==> flow/design.v (excerpt) <==
module lcd_driver_top (
    input  wire clk,
    input  wire rst_n,
    output wire lcd_resetn,
    output wire lcd_cs,
    output wire lcd_dc,
    output wire lcd_sclk,
    output wire lcd_sda
);
Size: roughly 260 flip-flops, roughly 7 I/O pins.
make LEC_CHECK=0 CAP_MARGIN=20 CELL_PAD_IN_SITES_DETAIL_PLACEMENT=0 CELL_PAD_IN_SITES_GLOBAL_PLACEMENT=0 CORE_MARGIN=2 CORE_UTILIZATION=66 CTS_CLUSTER_SIZE=41 GPL_ROUTABILITY_DRIVEN=0 MIN_ROUTING_LAYER=met1 SETUP_SLACK_MARGIN=0.83 SLEW_MARGIN=35 finish   # period 3.45 ns
run.sh (not shown) runs the stock make flow with config.mk's settings and CLKGATE_MAP_FILE=.
Next try:
--- a/flow/config.mk
+++ b/flow/config.mk
@@ -7,0 +8 @@
+export ABC_AREA = 1
@@ -16 +17 @@
-export SETUP_SLACK_MARGIN = 0.83
+export SETUP_SLACK_MARGIN = -0.11
==> flow/constraint.sdc (replaced) <==
create_clock -name core_clock -period 2.13 [get_ports {clk}]
set_input_delay 0.4260 -clock core_clock [delete_from_list [all_inputs] [get_ports {clk}]]
set_output_delay 0.4260 -clock core_clock [all_outputs]
set_load 0.01 [all_outputs]
=> Now the flow finished but failed the layout checks on negative setup slack; clock skew stays flat; synthesized cell count is higher by well over a third; worst hold slack improved by 0.26 ns.
Next try:
==> flow/config.mk (replaced) <==
export PLATFORM = sky130hd
export DESIGN_NAME = lcd_driver_top
export DESIGN_NICKNAME = lcd_driver_top
export VERILOG_FILES = /design/flow/design.v
export SDC_FILE = /design/flow/constraint.sdc
export NUM_CORES = 4
export LEC_CHECK = 0
export ABC_AREA = 1
export CAP_MARGIN = 20
export CORE_MARGIN = 2
export CORE_UTILIZATION = 72
export CTS_CLUSTER_SIZE = 15
export HOLD_SLACK_MARGIN = 0.3
export PLACE_DENSITY_LB_ADDON = 0.27
export SLEW_MARGIN = 35
==> flow/constraint.sdc (replaced) <==
create_clock -name core_clock -period 2.37 [get_ports {clk}]
set_input_delay 0.4740 -clock core_clock [delete_from_list [all_inputs] [get_ports {clk}]]
set_output_delay 0.4740 -clock core_clock [all_outputs]
set_load 0.01 [all_outputs]
After rerunning:
- The new run ran to the end with violations: negative setup slack
- global-route usage climbs by 5.3 points
- final area drops by about 1.8%
- maximum frequency fell by about 23%
- non-clock buffer count went down by 14
- setup slack is worse by 0.44 ns
- die area drops by 8.1%
- routed wire length goes up by 31%
- sequential power falls by about 10%
- register-to-register slack gets worse by 0.44 ns
- worst hold slack improved by 0.12 ns
Next try:
--- a/flow/config.mk
+++ b/flow/config.mk
@@ -8 +7,0 @@
-export ABC_AREA = 1
@@ -12,4 +11 @@
-export CTS_CLUSTER_SIZE = 15
-export HOLD_SLACK_MARGIN = 0.3
-export PLACE_DENSITY_LB_ADDON = 0.27
-export SLEW_MARGIN = 35
+export SLEW_MARGIN = 20
==> flow/constraint.sdc (replaced) <==
create_clock -name core_clock -period 3.94 [get_ports {clk}]
set_input_delay 0.7880 -clock core_clock [delete_from_list [all_inputs] [get_ports {clk}]]
set_output_delay 0.7880 -clock core_clock [all_outputs]
set_load 0.01 [all_outputs]
=>
- With this change the flow finished clean
- via count goes down by 32%
- clock skew shrinks by 0.034 ns
- synthesized area came out lower by 3.3%
- hold slack is worse by 0.18 ns
- wire length went down by 37%
- power goes down by 40%
Next try:
--- a/flow/config.mk
+++ b/flow/config.mk
@@ -10 +10 @@
-export CORE_UTILIZATION = 72
+export CORE_UTILIZATION = 40
==> flow/constraint.sdc (replaced) <==
create_clock -name core_clock -period 3.77 [get_ports {clk}]
set_input_delay 0.7540 -clock core_clock [delete_from_list [all_inputs] [get_ports {clk}]]
set_output_delay 0.7540 -clock core_clock [all_outputs]
set_load 0.01 [all_outputs]
Wire length rose slightly.
Setup slack degrades by 0.090 ns.
Global-route usage fell by 15 points.
Final area rose by a few percent.
Count of clock-buffer cells in the layout fell by 6.
Sequential share of layout area fell by 1.3 points.
Synthesized cell count is unchanged.
Core utilization fell by 35 points.
Total power rose by roughly a tenth.
Fmax rose by a few percent.
Next try:
--- a/flow/config.mk
+++ b/flow/config.mk
@@ -7,0 +8 @@
+export ABC_AREA = 1
@@ -10 +11,3 @@
-export CORE_UTILIZATION = 40
+export CORE_UTILIZATION = 72
+export CTS_CLUSTER_SIZE = 15
+export PLACE_DENSITY_LB_ADDON = 0.0
==> flow/constraint.sdc (replaced) <==
create_clock -name core_clock -period 2.14 [get_ports {clk}]
set_input_delay 0.4280 -clock core_clock [delete_from_list [all_inputs] [get_ports {clk}]]
set_output_delay 0.4280 -clock core_clock [all_outputs]
set_load 0.01 [all_outputs]
After rerunning: With this change the flow aborted during 5_1_grt, error ODB-0269. Die area falls by 42%. Synthesized cell count came out higher by 50%. Synthesized area increases by 3.5%.

* * *

lcd_driver_top again, from the RTL that the note above started with.
## lcd_driver_top
module lcd_driver_top (
    input  wire clk,
    input  wire rst_n,
    output wire lcd_resetn,
    output wire lcd_cs,
    output wire lcd_dc,
    output wire lcd_sclk,
    output wire lcd_sda
);
wire ds_fifo_write_valid;
wire [8:0] ds_fifo_write_data;
wire ds_fifo_write_ready;
wire fifo_serial_read_valid;
wire [8:0] fifo_serial_read_data;
wire fifo_serial_read_ready;
data_source data_source_inst (
    .clk(clk),
    .rst_n(rst_n),
    .fifo_write_valid(ds_fifo_write_valid),
    .fifo_write_data(ds_fifo_write_data),
    .fifo_write_ready(ds_fifo_write_ready),
    .lcd_resetn(lcd_resetn)
);
fifo #(
    .DEPTH(16),
    .WIDTH(9)
) fifo_inst (
    .clk(clk),
    .rst_n(rst_n),
    .read_ready(fifo_serial_read_ready),
    .read_valid(fifo_serial_read_valid),
    .read_data(fifo_serial_read_data),
    .write_ready(ds_fifo_write_ready),
    .write_valid(ds_fifo_write_valid),
    .write_data(ds_fifo_write_data)
);
serializer serializer_inst (
    .clk(clk),
    .rst_n(rst_n),
    .fifo_valid(fifo_serial_read_valid),
    .fifo_data(fifo_serial_read_data),
    .fifo_read_ready(fifo_serial_read_ready),
    .CS(lcd_cs),
    .SCLK(lcd_sclk),
    .D_C(lcd_dc),
    .SDA(lcd_sda)
);
endmodule
export LEC_CHECK = 0
export CAP_MARGIN = 25
export CELL_PAD_IN_SITES_DETAIL_PLACEMENT = 2
export CELL_PAD_IN_SITES_GLOBAL_PLACEMENT = 2
export CORE_ASPECT_RATIO = 0.81
export CORE_MARGIN = 5
export CORE_UTILIZATION = 40
export CTS_CLUSTER_SIZE = 26
export GPL_ROUTABILITY_DRIVEN = 0
export GPL_TIMING_DRIVEN = 0
export MAX_ROUTING_LAYER = met4
export MIN_ROUTING_LAYER = met1
export SETUP_SLACK_MARGIN = -0.34
export SLEW_MARGIN = 35
create_clock -name core_clock -period 3.45 [get_ports {clk}]
The starting point produced a layout that fails on setup timing.
Then changed:
==> flow/config.mk (replaced) <==
export PLATFORM = sky130hd
export DESIGN_NAME = lcd_driver_top
export DESIGN_NICKNAME = lcd_driver_top
export VERILOG_FILES = /design/flow/design.v
export SDC_FILE = /design/flow/constraint.sdc
export NUM_CORES = 4
export LEC_CHECK = 0
export CAP_MARGIN = 20
export CORE_MARGIN = 2
export CORE_UTILIZATION = 9
export SLEW_MARGIN = 20
==> flow/constraint.sdc (replaced) <==
create_clock -name core_clock -period 10.7 [get_ports {clk}]
set_input_delay 2.1400 -clock core_clock [delete_from_list [all_inputs] [get_ports {clk}]]
set_output_delay 2.1400 -clock core_clock [all_outputs]
set_load 0.01 [all_outputs]
The changed run finished clean; routed wire length went down by a quarter to a third; setup slack is better by 7.2 ns; area after synthesis is unchanged; clock power goes down by well over a third; final cell count climbs by well over a third; clock skew goes up by 0.0035 ns; die size increases to 4.1 times its value.
Then changed:
--- a/flow/config.mk
+++ b/flow/config.mk
@@ -9,3 +9,4 @@
 export CORE_MARGIN = 2
-export CORE_UTILIZATION = 9
+export CORE_UTILIZATION = 40
+export SETUP_SLACK_MARGIN = 1.05
 export SLEW_MARGIN = 20
==> flow/constraint.sdc (replaced) <==
create_clock -name core_clock -period 3.77 [get_ports {clk}]
set_input_delay 0.7540 -clock core_clock [delete_from_list [all_inputs] [get_ports {clk}]]
set_output_delay 0.7540 -clock core_clock [all_outputs]
set_load 0.01 [all_outputs]
Effect:
- core utilization rises by 37 points
- routed wire length rises by 6.8%
- final area falls by 3.8%
- die area falls by 77%
- cell count falls by 46%

* * *

lcd_driver_top again, from the RTL that the note above started with.
export LEC_CHECK = 0
export ABC_AREA = 1
export CAP_MARGIN = 20
export CELL_PAD_IN_SITES_GLOBAL_PLACEMENT = 2
export CORE_ASPECT_RATIO = 0.75
export CORE_MARGIN = 6
export CORE_UTILIZATION = 52
export CTS_CLUSTER_SIZE = 38
export GPL_ROUTABILITY_DRIVEN = 0
export HOLD_SLACK_MARGIN = 0.12
export MAX_ROUTING_LAYER = met4
export MIN_ROUTING_LAYER = met2
export PLACE_DENSITY = 0.81
export SETUP_SLACK_MARGIN = -0.72
export SLEW_MARGIN = 35
export TNS_END_PERCENT = 65
create_clock -name core_clock -period 10.0 [get_ports {clk}]
The first run did not get past global placement without I/O.
==> next run, changes <==
- CELL_PAD_IN_SITES_GLOBAL_PLACEMENT: 2 -> default
- CORE_ASPECT_RATIO: 0.75 -> default
- CORE_MARGIN: 6 -> 2
- CORE_UTILIZATION: 52 -> 72
- CTS_CLUSTER_DIAMETER: default -> 231
- CTS_CLUSTER_SIZE: 38 -> 15
- GPL_ROUTABILITY_DRIVEN: 0 -> default
- HOLD_SLACK_MARGIN: 0.12 -> default
- MAX_ROUTING_LAYER: met4 -> default
- MIN_ROUTING_LAYER: met2 -> default
- PLACE_DENSITY: 0.81 -> default
- PLACE_DENSITY_LB_ADDON: default -> 0.27
- SETUP_SLACK_MARGIN: -0.72 -> default
- TNS_END_PERCENT: 65 -> default
- clock period: 10.0 -> 2.1 ns (I/O delays scaled with it)
This time the run failed in global routing; die area decreases by a quarter to a third; synthesized cell count is unchanged; area after synthesis is unchanged.
==> next run, changes <==
- CTS_CLUSTER_DIAMETER: 231 -> default
- CTS_CLUSTER_SIZE: 15 -> default
- PLACE_DENSITY_LB_ADDON: 0.27 -> default
- SLEW_MARGIN: 35 -> 20
- clock period: 2.1 -> 2.23 ns (I/O delays scaled with it)
After rerunning:
- With this change the flow ran to the end with violations: setup timing
- area after synthesis does not change
- die size does not change
- synthesized cell count stays the same
==> next run, changes <==
- ABC_AREA: 1 -> default
- CORE_UTILIZATION: 72 -> 61
- CTS_CLUSTER_SIZE: default -> 31
- clock period: 2.23 -> 5.16 ns (I/O delays scaled with it)
After rerunning:
- This time the run completed with no timing, DRC or antenna violations
- cell area came out lower by 11%
- setup slack gets better by 2.3 ns
- sequential share of layout area came out higher by 4.7 points
- final cell count came out lower by 32%
- global-route usage came out lower by 12 points

* * *

lcd_driver_top again, from the RTL that the note above started with.
export LEC_CHECK = 0
export CAP_MARGIN = 25
export CELL_PAD_IN_SITES_DETAIL_PLACEMENT = 2
export CELL_PAD_IN_SITES_GLOBAL_PLACEMENT = 2
export CORE_ASPECT_RATIO = 0.81
export CORE_MARGIN = 5
export CORE_UTILIZATION = 40
export CTS_CLUSTER_SIZE = 26
export GPL_ROUTABILITY_DRIVEN = 0
export GPL_TIMING_DRIVEN = 0
export HOLD_SLACK_MARGIN = 0.07
export MAX_ROUTING_LAYER = met4
export MIN_ROUTING_LAYER = met1
export SETUP_SLACK_MARGIN = -0.34
export SLEW_MARGIN = 35
export TNS_END_PERCENT = 75
create_clock -name core_clock -period 3.31 [get_ports {clk}]
The starting point finished with negative setup slack left.
==> next run, changes <==
ABC_AREA = 1   (was not set)
CAP_MARGIN = 20   (was 25)
CELL_PAD_IN_SITES_DETAIL_PLACEMENT = not set   (was 2)
CELL_PAD_IN_SITES_GLOBAL_PLACEMENT = not set   (was 2)
CORE_ASPECT_RATIO = not set   (was 0.81)
CORE_MARGIN = 2   (was 5)
CORE_UTILIZATION = 72   (was 40)
CTS_CLUSTER_SIZE = not set   (was 26)
GPL_ROUTABILITY_DRIVEN = not set   (was 0)
GPL_TIMING_DRIVEN = not set   (was 0)
HOLD_SLACK_MARGIN = not set   (was 0.07)
MAX_ROUTING_LAYER = not set   (was met4)
MIN_ROUTING_LAYER = not set   (was met1)
SETUP_SLACK_MARGIN = not set   (was -0.34)
SLEW_MARGIN = 20   (was 35)
TNS_END_PERCENT = not set   (was 75)
clock period = 2.58 ns   (was 3.31 ns; I/O delays follow)
Now the flow completed without violations.
Total power goes up by about 24%.
Worst hold slack is worse by 4.1 ps.
Core utilization rose by 35 points.
Setup slack is better by 370 ps.
Flip-flop count does not change.
Sequential power grows by 28%.
==> next run, changes <==
CTS_CLUSTER_SIZE = 15   (was not set)
PLACE_DENSITY_LB_ADDON = 0.27   (was not set)
clock period = 2.53 ns   (was 2.58 ns; I/O delays follow)
Effect: With this change the flow finished with negative setup slack left. Setup slack is worse by 140 ps. Cell area goes up slightly. Register-to-register slack got worse by 140 ps. Sequential share of layout area fell by 0.69 points. Power is higher by a few percent. Non-clock buffer count goes up by 15. Wire length is higher by a few percent.
==> next run, changes <==
CTS_CLUSTER_SIZE = 32   (was 15)
clock period = 2.1 ns   (was 2.53 ns; I/O delays follow)
Now the flow failed in 5_1_grt, error GRT-0232; die area does not change; synthesized cell count stays the same; area after synthesis stays the same.

* * *

Starting RTL as in the previous note.
// lcd_driver_top
module lcd_driver_top (
    input  wire clk,
    input  wire rst_n,
    output wire lcd_resetn,
    output wire lcd_cs,
    output wire lcd_dc,
    output wire lcd_sclk,
    output wire lcd_sda
);
==> flow/config.mk <==
export PLATFORM = sky130hd
export DESIGN_NAME = lcd_driver_top
export DESIGN_NICKNAME = lcd_driver_top
export VERILOG_FILES = /design/flow/design.v
export SDC_FILE = /design/flow/constraint.sdc
export NUM_CORES = 4
export LEC_CHECK = 0
export ABC_AREA = 1
export CAP_MARGIN = 20
export CELL_PAD_IN_SITES_GLOBAL_PLACEMENT = 3
export CORE_ASPECT_RATIO = 0.75
export CORE_MARGIN = 6
export CORE_UTILIZATION = 52
export CTS_CLUSTER_SIZE = 38
export MAX_ROUTING_LAYER = met4
export MIN_ROUTING_LAYER = met2
export PLACE_DENSITY = 0.81
export SETUP_SLACK_MARGIN = -0.72
export SLEW_MARGIN = 35
export TNS_END_PERCENT = 65
==> flow/constraint.sdc <==
create_clock -name core_clock -period 10.0 [get_ports {clk}]
set_input_delay 2.0000 -clock core_clock [delete_from_list [all_inputs] [get_ports {clk}]]
set_output_delay 2.0000 -clock core_clock [all_outputs]
set_load 0.01 [all_outputs]
The baseline aborted during global placement without I/O (3_1_place_gp_skip_io), error GPL-0301.
==> next run, changes <==
- ABC_AREA: 1 -> unset
- CELL_PAD_IN_SITES_DETAIL_PLACEMENT: unset -> 1
- CELL_PAD_IN_SITES_GLOBAL_PLACEMENT: 3 -> 1
- CORE_ASPECT_RATIO: 0.75 -> 0.73
- CORE_MARGIN: 6 -> 2
- CORE_UTILIZATION: 52 -> 40
- CTS_CLUSTER_SIZE: 38 -> unset
- MAX_ROUTING_LAYER: met4 -> unset
- PLACE_DENSITY: 0.81 -> unset
- SETUP_SLACK_MARGIN: -0.72 -> unset
- SLEW_MARGIN: 35 -> 20
- TNS_END_PERCENT: 65 -> 40
With this change the flow finished clean.
Synthesized area shrinks by about 3.3%.
Die area increases by 14%.
Synthesized cell count shrinks by about 33%.
==> next run, changes <==
- CELL_PAD_IN_SITES_DETAIL_PLACEMENT: 1 -> unset
- CELL_PAD_IN_SITES_GLOBAL_PLACEMENT: 1 -> 3
- CORE_ASPECT_RATIO: 0.73 -> unset
- CORE_UTILIZATION: 40 -> 52
- MAX_ROUTING_LAYER: unset -> met4
- PLACE_DENSITY_LB_ADDON: unset -> 0.08
- SETUP_SLACK_MARGIN: unset -> -0.72
- TNS_END_PERCENT: 40 -> unset
What happened:
- This time the run stopped in global placement without I/O (3_1_place_gp_skip_io), error FLW-0024
- die size shrinks by 23%
- synthesized cell count does not change
- area after synthesis stays the same
==> next run, changes <==
- CELL_PAD_IN_SITES_GLOBAL_PLACEMENT: 3 -> unset
- MAX_ROUTING_LAYER: met4 -> unset
- MIN_ROUTING_LAYER: met2 -> unset
- PLACE_DENSITY_LB_ADDON: 0.08 -> unset
- SETUP_SLACK_MARGIN: -0.72 -> unset
- clock period: 10.0 -> 3.77 ns (I/O delays scaled with it)
The new run went through all stages and came out clean.
Area after synthesis is unchanged.
Die size is unchanged.
Synthesized cell count stays the same.
==> next run, changes <==
- CORE_UTILIZATION: 52 -> 72
- CTS_CLUSTER_DIAMETER: unset -> 385
- clock period: 3.77 -> 5.19 ns (I/O delays scaled with it)
The new run completed without violations.
Total power goes down by 33%.
Synthesized area stays the same.
Clock-buffer cell count went up by 4.
Cell area fell by 2.6%.
Wire length decreases by 4.0%.
Worst setup slack is better by 0.63 ns.
Flip-flop count is unchanged.
Fmax shrinks by 21%.
Power is estimated from default activity; no workload was simulated.
